==> inputs of v27 <==
==> flow/design.v <==
`timescale 1ns/100ps
module mult(
	input 			clk,				
	input 			rst_n,				
	input 			pipe_flush,				
	input 	[63:0] 	a,				
	input 	[63:0] 	b,				
	output 	[63:0] 	result				
);
	wire [63:0] result_tmp;
	reg [63:0] pipe_reg_0;
	reg [63:0] pipe_reg_1;
	assign result_tmp = a*b;
	assign result = pipe_reg_1;
	always@(posedge clk or negedge rst_n) begin
		if(~rst_n) begin
			pipe_reg_0 <= 0;
			pipe_reg_1 <= 0;
		end
		else if(pipe_flush) begin
			pipe_reg_0 <= 0;
			pipe_reg_1 <= 0;
		end
		else begin
			pipe_reg_0 <= result_tmp;
			pipe_reg_1 <= pipe_reg_0;
		end
	end
endmodule  
`timescale 1ns/100ps
module mult_top(
	input 							clk, 
	input							rst_n,
	input							pipe_flush,
	input 			[32-1:0] 	mcand,
	input 			[32-1:0] 	mplier,
	input 			[4:0]	 		func,
	output logic 	[32-1:0] 	result
);
	localparam [4:0] ALU_ADD    = 5'h00;
	localparam [4:0] ALU_MUL    = 5'h0a;
	localparam [4:0] ALU_MULH   = 5'h0b;
	localparam [4:0] ALU_MULHSU = 5'h0c;
	localparam [4:0] ALU_MULHU  = 5'h0d;
	logic [32-1:0] mcand_in, mplier_in;
    logic signed [32-1:0] signed_mcand_in, signed_mplier_in;
    logic [2*32-1:0] product_out;
	logic signed [2*32-1:0] signed_product_out;
	logic [4:0] func_d0;
	logic [4:0] func_d1;
	assign mcand_in = mcand;
    assign mplier_in = mplier;
    assign signed_mcand_in = mcand;
    assign signed_mplier_in = mplier;
	always@(posedge clk or negedge rst_n) begin 
		if(~rst_n)begin 
			func_d0 <= ALU_ADD;
			func_d1 <= ALU_ADD;
		end
		else if(pipe_flush)begin
			func_d0 <= ALU_ADD;
			func_d1 <= ALU_ADD;
		end
		else begin
			func_d0 <= func;
			func_d1 <= func_d0;
		end
	end
    always_comb begin
        case(func_d1)
            ALU_MUL:	begin
            	result = signed_product_out[32-1:0];
            end    
            ALU_MULH:	begin
            	result = signed_product_out[2*32-1:32];
            end   
            ALU_MULHSU:	begin
            	result = product_out[2*32-1:32];
            end
            ALU_MULHU:	begin
            	result = product_out[2*32-1:32];
            end  
            default:	begin
            	result = 32'hfacebeec;   
            end    
        endcase
    end
	mult u_mult_signed(
		.clk(clk),
		.rst_n(rst_n),
		.pipe_flush(pipe_flush),
		.a({{32{signed_mcand_in[31]}},signed_mcand_in}),
		.b({{32{signed_mplier_in[31]}},signed_mplier_in}),
		.result(signed_product_out)
	);
	mult u_mult_unsigned(
		.clk(clk),
		.rst_n(rst_n),
		.pipe_flush(pipe_flush),
		.a({{32{mcand_in[31] & (func == ALU_MULHSU)}},mcand_in}),
		.b({32'b0,mplier_in}),
		.result(product_out)
	);
endmodule
==> flow/run.sh <==
#!/bin/bash
# the make line also repeats each setting of config.mk as NAME=value (left out here)
make -C /OpenROAD-flow-scripts/flow DESIGN_CONFIG=/design/flow/config.mk WORK_HOME=/design/flow/orfs CLKGATE_MAP_FILE= finish
==> flow/config.mk <==
export PLATFORM = sky130hd
export DESIGN_NAME = mult_top
export DESIGN_NICKNAME = mult_top
export VERILOG_FILES = /design/flow/design.v
export SDC_FILE = /design/flow/constraint.sdc
export NUM_CORES = 4
export LEC_CHECK = 0
export ABC_AREA = 1
export CAP_MARGIN = 30
export CELL_PAD_IN_SITES_DETAIL_PLACEMENT = 0
export CELL_PAD_IN_SITES_GLOBAL_PLACEMENT = 0
export CORE_MARGIN = 10
export CORE_UTILIZATION = 64
export CTS_CLUSTER_DIAMETER = 260
export GPL_ROUTABILITY_DRIVEN = 0
export GPL_TIMING_DRIVEN = 1
export MAX_ROUTING_LAYER = met4
export PLACE_DENSITY_LB_ADDON = 0.21
export SETUP_SLACK_MARGIN = 2.29
export SLEW_MARGIN = 25
export TNS_END_PERCENT = 35
==> flow/constraint.sdc <==
create_clock -name core_clock -period 18.0 [get_ports {clk}]
set_input_delay 3.6000 -clock core_clock [delete_from_list [all_inputs] [get_ports {clk}]]
set_output_delay 3.6000 -clock core_clock [all_outputs]
set_load 0.01 [all_outputs]
==> v36 (differences from v27) <==
==> flow/config.mk (replaced) <==
export PLATFORM = sky130hd
export DESIGN_NAME = mult_top
export DESIGN_NICKNAME = mult_top
export VERILOG_FILES = /design/flow/design.v
export SDC_FILE = /design/flow/constraint.sdc
export NUM_CORES = 4
export LEC_CHECK = 0
export CAP_MARGIN = 20
export CORE_MARGIN = 2
export CORE_UTILIZATION = 72
export CTS_CLUSTER_SIZE = 100
export SLEW_MARGIN = 20
export TNS_END_PERCENT = 45
==> flow/constraint.sdc (replaced) <==
create_clock -name core_clock -period 7.34 [get_ports {clk}]
set_input_delay 1.4680 -clock core_clock [delete_from_list [all_inputs] [get_ports {clk}]]
set_output_delay 1.4680 -clock core_clock [all_outputs]
set_load 0.01 [all_outputs]
==> v6 (differences from v27) <==
==> flow/config.mk (replaced) <==
export PLATFORM = sky130hd
export DESIGN_NAME = mult_top
export DESIGN_NICKNAME = mult_top
export VERILOG_FILES = /design/flow/design.v
export SDC_FILE = /design/flow/constraint.sdc
export NUM_CORES = 4
export LEC_CHECK = 0
export CAP_MARGIN = 20
export CORE_MARGIN = 2
export CORE_UTILIZATION = 68
export CTS_CLUSTER_SIZE = 37
export MAX_ROUTING_LAYER = met4
export SLEW_MARGIN = 20
==> flow/constraint.sdc (replaced) <==
create_clock -name core_clock -period 8.84 [get_ports {clk}]
set_input_delay 1.7680 -clock core_clock [delete_from_list [all_inputs] [get_ports {clk}]]
set_output_delay 1.7680 -clock core_clock [all_outputs]
set_load 0.01 [all_outputs]
==> v37 (differences from v27) <==
==> flow/config.mk (replaced) <==
export PLATFORM = sky130hd
export DESIGN_NAME = mult_top
export DESIGN_NICKNAME = mult_top
export VERILOG_FILES = /design/flow/design.v
export SDC_FILE = /design/flow/constraint.sdc
export NUM_CORES = 4
export LEC_CHECK = 0
export ABC_AREA = 1
export CAP_MARGIN = 20
export CELL_PAD_IN_SITES_GLOBAL_PLACEMENT = 0
export CORE_ASPECT_RATIO = 0.89
export CORE_MARGIN = 2
export CORE_UTILIZATION = 58
export CTS_CLUSTER_SIZE = 55
export GPL_ROUTABILITY_DRIVEN = 0
export GPL_TIMING_DRIVEN = 0
export MAX_ROUTING_LAYER = met5
export MIN_ROUTING_LAYER = met1
export PLACE_DENSITY_LB_ADDON = 0.21
export SETUP_SLACK_MARGIN = 2.2
export SLEW_MARGIN = 10
==> flow/constraint.sdc (replaced) <==
create_clock -name core_clock -period 10.0 [get_ports {clk}]
set_input_delay 2.0000 -clock core_clock [delete_from_list [all_inputs] [get_ports {clk}]]
set_output_delay 2.0000 -clock core_clock [all_outputs]
set_load 0.01 [all_outputs]
==> results <==
Via count: v27 < v6 < v37.
Against v37, the non-clock buffer count of v27 is lower by 535.
v37 passed the timing, DRC and antenna checks. v27 ran to the end with no violations. v36 never finished: it broke off in global routing, error GRT-0232. v6 ran to the end with violations: setup timing.
In area after synthesis, v37 and v27 do not differ.
Core utilization: v27 < v37 < v6.

==> inputs of trial 6 <==
RTL: the design.v shown in full above, as it stands there.
clock: 12.2 ns
lec_check: 0
cap_margin: 20
core_margin: 2
core_utilization: 40
slew_margin: 20
run.sh (not shown) runs the stock make flow with config.mk's settings and CLKGATE_MAP_FILE=.
==> trial 37 (differences from trial 6) <==
CORE_UTILIZATION = 66   (was 40)
CTS_CLUSTER_SIZE = 57   (was not set)
==> flow/constraint.sdc (replaced) <==
create_clock -name core_clock -period 9.24 [get_ports {clk}]
set_input_delay 1.8480 -clock core_clock [delete_from_list [all_inputs] [get_ports {clk}]]
set_output_delay 1.8480 -clock core_clock [all_outputs]
set_load 0.01 [all_outputs]
==> comparison <==
- Trial 6 went through all stages and came out clean. Trial 37 ran to the end with violations: negative setup slack.
- Against trial 6, the non-clock buffer count of trial 37 is higher by 1213.
- Against trial 6, the clock skew of trial 37 is higher by 0.0013 ns.
- Against trial 6, the utilization of trial 37 is higher by 39 points.
- Against trial 37, the design area of trial 6 is smaller by about 13%.
- Sequential cell count is the same in trial 6 and trial 37.

==> run D <==
RTL: the design.v shown in full above, as it stands there.
clock: 8.68 ns
lec_check: 0
cap_margin: 15
core_margin: 2
core_utilization: 71
cts_cluster_size: 45
setup_slack_margin: -0.25
slew_margin: 20
==> run Z (differences from run D) <==
Settings changed: CAP_MARGIN 15 to 20, CORE_UTILIZATION 71 to 72, CTS_CLUSTER_DIAMETER from default to 28, CTS_CLUSTER_SIZE 45 to default, PLACE_DENSITY_LB_ADDON from default to 0.3, SETUP_SLACK_MARGIN -0.25 to default.
==> flow/constraint.sdc (replaced) <==
create_clock -name core_clock -period 11.0 [get_ports {clk}]
set_input_delay 2.2000 -clock core_clock [delete_from_list [all_inputs] [get_ports {clk}]]
set_output_delay 2.2000 -clock core_clock [all_outputs]
set_load 0.01 [all_outputs]
==> notes <==
- Run Z finished with timing, DRC and antenna clean. Run D died in global routing (5_1_grt), error ODB-0269.
- In synthesized area, run Z and run D do not differ.
- Against run Z, the die size of run D is larger by about 1.4%.
- Synthesized cell count is the same in run D and run Z.
==> figures <==
item                                                                 run D        run Z
Estimated wirelength of the detail-placed design                    190 mm       168 mm
Result of the run                                   stopped before the end  no timing/DRC/antenna violations
Stage where the flow stopped                      global routing (5_1_grt)            -
Area post-placement                                             87700 um^2   78900 um^2
DP Worst Slack                                                    -1.48 ns   -0.0499 ns
Routability congestion estimate                                      0.970        0.968
CTS resizes                                                            299            0
# Post-CTS Setup Buffers                                                78            0
Die extent in y                                                     329 um       327 um
Number of CTS-inserted buffers                                          19           31
Horizontal die size                                                 329 um       327 um
Overall chip area                                              109000 um^2  107000 um^2
Area inside the core boundary                                  105000 um^2  104000 um^2
Floorplan utilization                                                71.6%        72.6%
Post-Place Cells                                                     10100         8996
Core Rows                                                              119          118

==> run a <==
RTL: the design.v shown in full above, as it stands there.
make LEC_CHECK=0 CAP_MARGIN=20 CORE_MARGIN=2 CORE_UTILIZATION=67 SLEW_MARGIN=20 finish   # period 11.0 ns
==> inputs of run b, as changes to run a <==
--- a/flow/config.mk
+++ b/flow/config.mk
@@ -6,6 +6,15 @@
 export NUM_CORES = 4
 export LEC_CHECK = 0
+export ABC_AREA = 1
 export CAP_MARGIN = 20
+export CELL_PAD_IN_SITES_GLOBAL_PLACEMENT = 0
+export CORE_ASPECT_RATIO = 0.89
 export CORE_MARGIN = 2
-export CORE_UTILIZATION = 67
-export SLEW_MARGIN = 20
+export CORE_UTILIZATION = 50
+export GPL_ROUTABILITY_DRIVEN = 0
+export GPL_TIMING_DRIVEN = 0
+export MAX_ROUTING_LAYER = met5
+export MIN_ROUTING_LAYER = met1
+export PLACE_DENSITY_LB_ADDON = 0.02
+export SETUP_SLACK_MARGIN = 2.2
+export SLEW_MARGIN = 10
==> flow/constraint.sdc (replaced) <==
create_clock -name core_clock -period 10.0 [get_ports {clk}]
set_input_delay 2.0000 -clock core_clock [delete_from_list [all_inputs] [get_ports {clk}]]
set_output_delay 2.0000 -clock core_clock [all_outputs]
set_load 0.01 [all_outputs]
==> inputs of run c, as changes to run a <==
--- a/flow/config.mk
+++ b/flow/config.mk
@@ -6,6 +6,9 @@
 export NUM_CORES = 4
 export LEC_CHECK = 0
-export CAP_MARGIN = 20
+export CAP_MARGIN = 25
 export CORE_MARGIN = 2
-export CORE_UTILIZATION = 67
+export CORE_UTILIZATION = 68
+export CTS_CLUSTER_SIZE = 37
+export MAX_ROUTING_LAYER = met4
+export PLACE_DENSITY = 0.66
 export SLEW_MARGIN = 20
==> flow/constraint.sdc (replaced) <==
create_clock -name core_clock -period 8.84 [get_ports {clk}]
set_input_delay 1.7680 -clock core_clock [delete_from_list [all_inputs] [get_ports {clk}]]
set_output_delay 1.7680 -clock core_clock [all_outputs]
set_load 0.01 [all_outputs]
==> inputs of run d, as changes to run a <==
--- a/flow/config.mk
+++ b/flow/config.mk
@@ -7,5 +7,8 @@
 export LEC_CHECK = 0
 export CAP_MARGIN = 20
+export CORE_ASPECT_RATIO = 0.89
 export CORE_MARGIN = 2
-export CORE_UTILIZATION = 67
+export CORE_UTILIZATION = 40
+export MAX_ROUTING_LAYER = met4
+export PLACE_DENSITY_LB_ADDON = 0.29
 export SLEW_MARGIN = 20
==> flow/constraint.sdc (replaced) <==
create_clock -name core_clock -period 13.0 [get_ports {clk}]
set_input_delay 2.6000 -clock core_clock [delete_from_list [all_inputs] [get_ports {clk}]]
set_output_delay 2.6000 -clock core_clock [all_outputs]
set_load 0.01 [all_outputs]
==> job_summary.md <==
### Yosys + OpenROAD results

| Metric | Value |
|---|---|
| Run status | `complete, no violations` |
| Logic area | `60,200 um^2` |
| Crit-path most repeated cell | `fa_1` |
| Initial DRT Pass Iterations | `6` |
| Worst path bufs/invs | `7` |
| Yosys chip area | `75,200 um^2` |
| Comb area share | `0.753` |
| Top cells, area | `fa_1 57%, inv_1 12%, dfrtp_1 6.7%` |
| Drt wl/cell | `20.4 um` |
| Ant diodes | `10` |
| Peak Freq | `0.0846 GHz` |
| RSZ-0062 raised after global routing | `no` |
| Vias per cell | `4.87` |
| GRT Util Overall | `0.230` |
| Hold Startpoint | `u_mult_signed.pipe_reg_0[58]` |
The numbers above come from run d.

==> job_summary.md <==
### Yosys + OpenROAD results

| Metric | Value |
|---|---|
| Peak Freq | `0.112 GHz` |
| Vias per cell | `5.36` |
| Top cells, area | `fa_1 55%, inv_1 15%, nand2_1 8.2%` |
| RSZ-0062 raised after global routing | `yes` |
| Logic area | `66,200 um^2` |
| Worst path bufs/invs | `12` |
| Comb area share | `0.700` |
| Drt wl/cell | `27.8 um` |
| Run status | `complete, no violations` |
| Yosys chip area | `78,500 um^2` |
| Hold Startpoint | `u_mult_signed.pipe_reg_0[29]` |
The numbers above come from run b.

==> job_summary.md <==
### Yosys + OpenROAD results

| Metric | Value |
|---|---|
| Run status | `complete, no violations` |
| Ant diodes | `5` |
| Top cells, area | `fa_1 57%, inv_1 12%, dfrtp_1 6.7%` |
| Worst path bufs/invs | `6` |
| Drt wl/cell | `21.9 um` |
| Peak Freq | `0.0952 GHz` |
The numbers above come from run a.

==> job_summary.md <==
### Yosys + OpenROAD results

| Metric | Value |
|---|---|
| Comb area share | `0.673` |
| Drt wl/cell | `24.2 um` |
| Final worst slack | `-0.643 ns` |
| Peak Freq | `0.105 GHz` |
| Yosys chip area | `75,200 um^2` |
| Fail Reasons | `setup timing` |
| Ant diodes | `48` |
| Run status | `failed layout checks` |
| Initial DRT Pass Iterations | `7` |
| Worst path bufs/invs | `10` |
| # setup viols final | `53` |
The numbers above come from run c.

